==> v20 <==
==> flow/design.v (excerpt) <==
module audio_core(
	input clk,          
	input rst,          
	input tick,         
	input tick_1m,      
	input [15:0] accel_z,     
	input accel_valid,        
	output wire beat,   
	output [7:0] LED,   
	input PB_PLY, 	     
	input [3:0]  VOL,	  
	output P,		     
	output [3:0] SEGA,  
	output [7:0] SEGD,  
	output [7:0] BPM,   
	input [15:0] DATA,	  
	output note_req,      
	output song_end       
	);
	parameter
		NORMAL   = 2'b00,
		STACCATO = 2'b01,
		SLURRED  = 2'b10,
		BPM_COMM = 2'b11;
	reg [15:0] accel_out;        
	wire  [1:0] MODE;    
	wire  [3:0] NOTE;	   
	wire  [5:0] TONE;	   
	wire        DONE;   
	wire 	  END_SONG;
	wire 			  EN;
	reg PLAY;
	wire [7:0] DEFAULT_BPM = 8'd80;  
	reg LATCH_PB_PLY;      
	always @(posedge clk) begin
		if (rst) begin
			PLAY <= 0;
			LATCH_PB_PLY <= 0;
		end else begin
			if (PB_PLY && ~LATCH_PB_PLY)
				PLAY <= ~PLAY;
			LATCH_PB_PLY <= PB_PLY;
		end
	end
	always @ (posedge clk) begin
		if (rst)
			accel_out <= 0;
		else if (accel_valid)
			accel_out <= accel_z; 
	end
	assign MODE 	 = (DATA[15:14] == BPM_COMM) ? NORMAL :  DATA[15:14];
	assign NOTE 	 = (DATA[15:14] == BPM_COMM) ? 4'b0	 :  DATA[3:0];
	assign TONE 	 = DATA[13:8];
	assign END_SONG = PLAY && (DATA[15:14] == BPM_COMM) && (DATA[7:0] == 0);
	assign song_end = END_SONG;
	assign note_req = DONE & PLAY;
	double_thermometer LED_display (
		.accel(accel_out), 
		.out(LED)
		);
	beatmaker bm (
  ...
==> flow/config.mk <==
export PLATFORM = sky130hd
export DESIGN_NAME = audio_core
export DESIGN_NICKNAME = audio_core
export VERILOG_FILES = /design/flow/design.v
export SDC_FILE = /design/flow/constraint.sdc
export NUM_CORES = 4
export LEC_CHECK = 0
export ABC_AREA = 1
export CAP_MARGIN = 40
export CORE_ASPECT_RATIO = 1.12
export CORE_MARGIN = 3
export CORE_UTILIZATION = 35
export CTS_CLUSTER_DIAMETER = 242
export GPL_ROUTABILITY_DRIVEN = 1
export GPL_TIMING_DRIVEN = 1
export PLACE_DENSITY_LB_ADDON = 0.07
export SETUP_SLACK_MARGIN = -0.11
export SLEW_MARGIN = 25
==> flow/constraint.sdc <==
create_clock -name core_clock -period 10.0 [get_ports {clk}]
set_input_delay 2.0000 -clock core_clock [delete_from_list [all_inputs] [get_ports {clk}]]
set_output_delay 2.0000 -clock core_clock [all_outputs]
set_load 0.01 [all_outputs]
run.sh (not shown) runs the stock make flow with config.mk's settings and CLKGATE_MAP_FILE=.
==> inputs of v32, as changes to v20 <==
Settings changed: ABC_AREA 1 to unset, CAP_MARGIN 40 to 20, CORE_ASPECT_RATIO 1.12 to unset, CORE_MARGIN 3 to 2, CORE_UTILIZATION 35 to 69, CTS_CLUSTER_DIAMETER 242 to 390, CTS_CLUSTER_SIZE set to 99, GPL_ROUTABILITY_DRIVEN 1 to unset, GPL_TIMING_DRIVEN 1 to unset, PLACE_DENSITY set to 0.37, PLACE_DENSITY_LB_ADDON 0.07 to unset, SETUP_SLACK_MARGIN -0.11 to unset, SLEW_MARGIN 25 to 20.
==> flow/constraint.sdc (replaced) <==
create_clock -name core_clock -period 5.84 [get_ports {clk}]
set_input_delay 1.1680 -clock core_clock [delete_from_list [all_inputs] [get_ports {clk}]]
set_output_delay 1.1680 -clock core_clock [all_outputs]
set_load 0.01 [all_outputs]
==> results <==
quantity	v20	v32
Chip Height	299 um	206 um
Post-synthesis share of cell area spent on xor and xnor gates	0.0301	0.0405
Mux cell area share	0	0.0229
Post-synthesis sequential area ratio	0.183	0.174
Area figure in the yosys stat output	0.0268 sq mm	0.0281 sq mm
Count of mapped cells out of synthesis	4371	3930
Core area	0.0752 sq mm	0.0400 sq mm
Dominant cell by count in the synthesized netlist	sky130_fd_sc_hd__nand2_1	sky130_fd_sc_hd__nor2_1
Placed cells	5920	4882
Share of synthesized cell area in full adder, half adder and majority cells	0.142	0.135
DPL Wire Length	107000 um	86100 um
Run status	complete, but fails checks	did not finish
Stage where the flow stopped	-	5_1_grt
Layout check failures	negative setup slack	-
TritonCTS buffer count	27	6
Worst setup slack after placement	-4.46 ns	-1.69 ns
Simple-Gate Fraction of Synth Area	0.305	0.247
Die Wd	267 um	206 um

==> v14: inputs <==
audio_core again, from the RTL that the note above started with.
// audio_core
module audio_core(
	input clk,          
	input rst,          
	input tick,         
	input tick_1m,      
	input [15:0] accel_z,     
	input accel_valid,        
	output wire beat,   
	output [7:0] LED,   
	input PB_PLY, 	     
	input [3:0]  VOL,	  
	output P,		     
	output [3:0] SEGA,  
	output [7:0] SEGD,  
	output [7:0] BPM,   
	input [15:0] DATA,	  
	output note_req,      
	output song_end       
	);
	parameter
		NORMAL   = 2'b00,
		STACCATO = 2'b01,
		SLURRED  = 2'b10,
		BPM_COMM = 2'b11;
	reg [15:0] accel_out;        
	wire  [1:0] MODE;    
	wire  [3:0] NOTE;	   
	wire  [5:0] TONE;	   
	wire        DONE;   
	wire 	  END_SONG;
	wire 			  EN;
	reg PLAY;
	wire [7:0] DEFAULT_BPM = 8'd80;  
	reg LATCH_PB_PLY;      
	always @(posedge clk) begin
		if (rst) begin
			PLAY <= 0;
			LATCH_PB_PLY <= 0;
		end else begin
			if (PB_PLY && ~LATCH_PB_PLY)
				PLAY <= ~PLAY;
			LATCH_PB_PLY <= PB_PLY;
		end
	end
	always @ (posedge clk) begin
		if (rst)
			accel_out <= 0;
		else if (accel_valid)
			accel_out <= accel_z; 
	end
	assign MODE 	 = (DATA[15:14] == BPM_COMM) ? NORMAL :  DATA[15:14];
	assign NOTE 	 = (DATA[15:14] == BPM_COMM) ? 4'b0	 :  DATA[3:0];
	assign TONE 	 = DATA[13:8];
	assign END_SONG = PLAY && (DATA[15:14] == BPM_COMM) && (DATA[7:0] == 0);
	assign song_end = END_SONG;
	assign note_req = DONE & PLAY;
  ...
Settings: LEC_CHECK=0, ABC_AREA=0, CAP_MARGIN=20, CORE_MARGIN=2, CORE_UTILIZATION=27, CTS_CLUSTER_SIZE=55, GPL_TIMING_DRIVEN=1, MIN_ROUTING_LAYER=met2, PLACE_DENSITY_LB_ADDON=0.05, SLEW_MARGIN=20, TNS_END_PERCENT=70; clock period 4.79 ns.
==> v13: changes against v14 <==
Settings changed: ABC_AREA 0 to 1, CORE_UTILIZATION 27 to 72, CTS_CLUSTER_DIAMETER from default to 380, CTS_CLUSTER_SIZE 55 to 100, GPL_TIMING_DRIVEN 1 to default, MIN_ROUTING_LAYER met2 to default, PLACE_DENSITY_LB_ADDON 0.05 to 0.04, SETUP_SLACK_MARGIN from default to 2.49, TNS_END_PERCENT 70 to default.
==> flow/constraint.sdc (replaced) <==
create_clock -name core_clock -period 10.0 [get_ports {clk}]
set_input_delay 2.0000 -clock core_clock [delete_from_list [all_inputs] [get_ports {clk}]]
set_output_delay 2.0000 -clock core_clock [all_outputs]
set_load 0.01 [all_outputs]
==> job_summary.md <==
### Metrics collected by this job

| Metric | Value |
|---|---|
| Summed area of non-filler cells in the final layout | `45,080 um2` |
| Internal Power | `4478 uW` |
| Hold path startpoint | `tone_blk.pwm_block.counter[0]$_SDFF_PP0_` |
| Setup slack of the critical path after layout | `-1277 ps` |
| Number of fill cells in the layout | `10,805` |
| Run status | `complete, but fails checks` |
| Total Power Consumption | `6715 uW` |
| Total of endpoints with negative setup slack in the final report | `62` |
| Worst Hold Class | `reg -> reg` |
| Fail Reasons | `negative setup slack` |
| Min Clock Period, post-route | `6067 ps` |
| Bufs w/o clock | `1,563` |
| Net switching power figure | `2238 uW` |
| Critical-path cell with the highest stage delay | `sky130_fd_sc_hd__fa_2` |
| Area growth from synthesis to layout | `60.39%` |
| Fraction of standard cell area that is sequential | `10.98%` |
| Clock latency on the worst-skew pair | `630 ps` |
The numbers above come from v14.

==> job_summary.md <==
### Yosys + OpenROAD results

| Metric | Value |
|---|---|
| Failed at | `global routing` |
| Total die area | `38,770 um2` |
| Run status | `aborted with a tool error` |
| DIE HEIGHT | `196.9 um` |
| Initial core utilization | `73.18%` |
| Clock Tree Buf Depth | `3` |
| Ranking of synthesized cells by instance count | `sky130_fd_sc_hd__nand2_1 (890), sky130_fd_sc_hd__inv_1 (665), sky130_fd_sc_hd__nor2_1 (625)` |
| Err | `[ERROR GRT-0116] Global routing finished with congestion. Check the congestion regions in the DRC Viewer.` |
| Proportion of netlist area held by the largest area contributor | `14.72%` |
| Setup bufs post-CTS | `33` |
| Global-route usage over all layers | `69.76%` |
| CTS buffer count | `6` |
The numbers above come from v13.

Power and IR drop assume default switching activity.
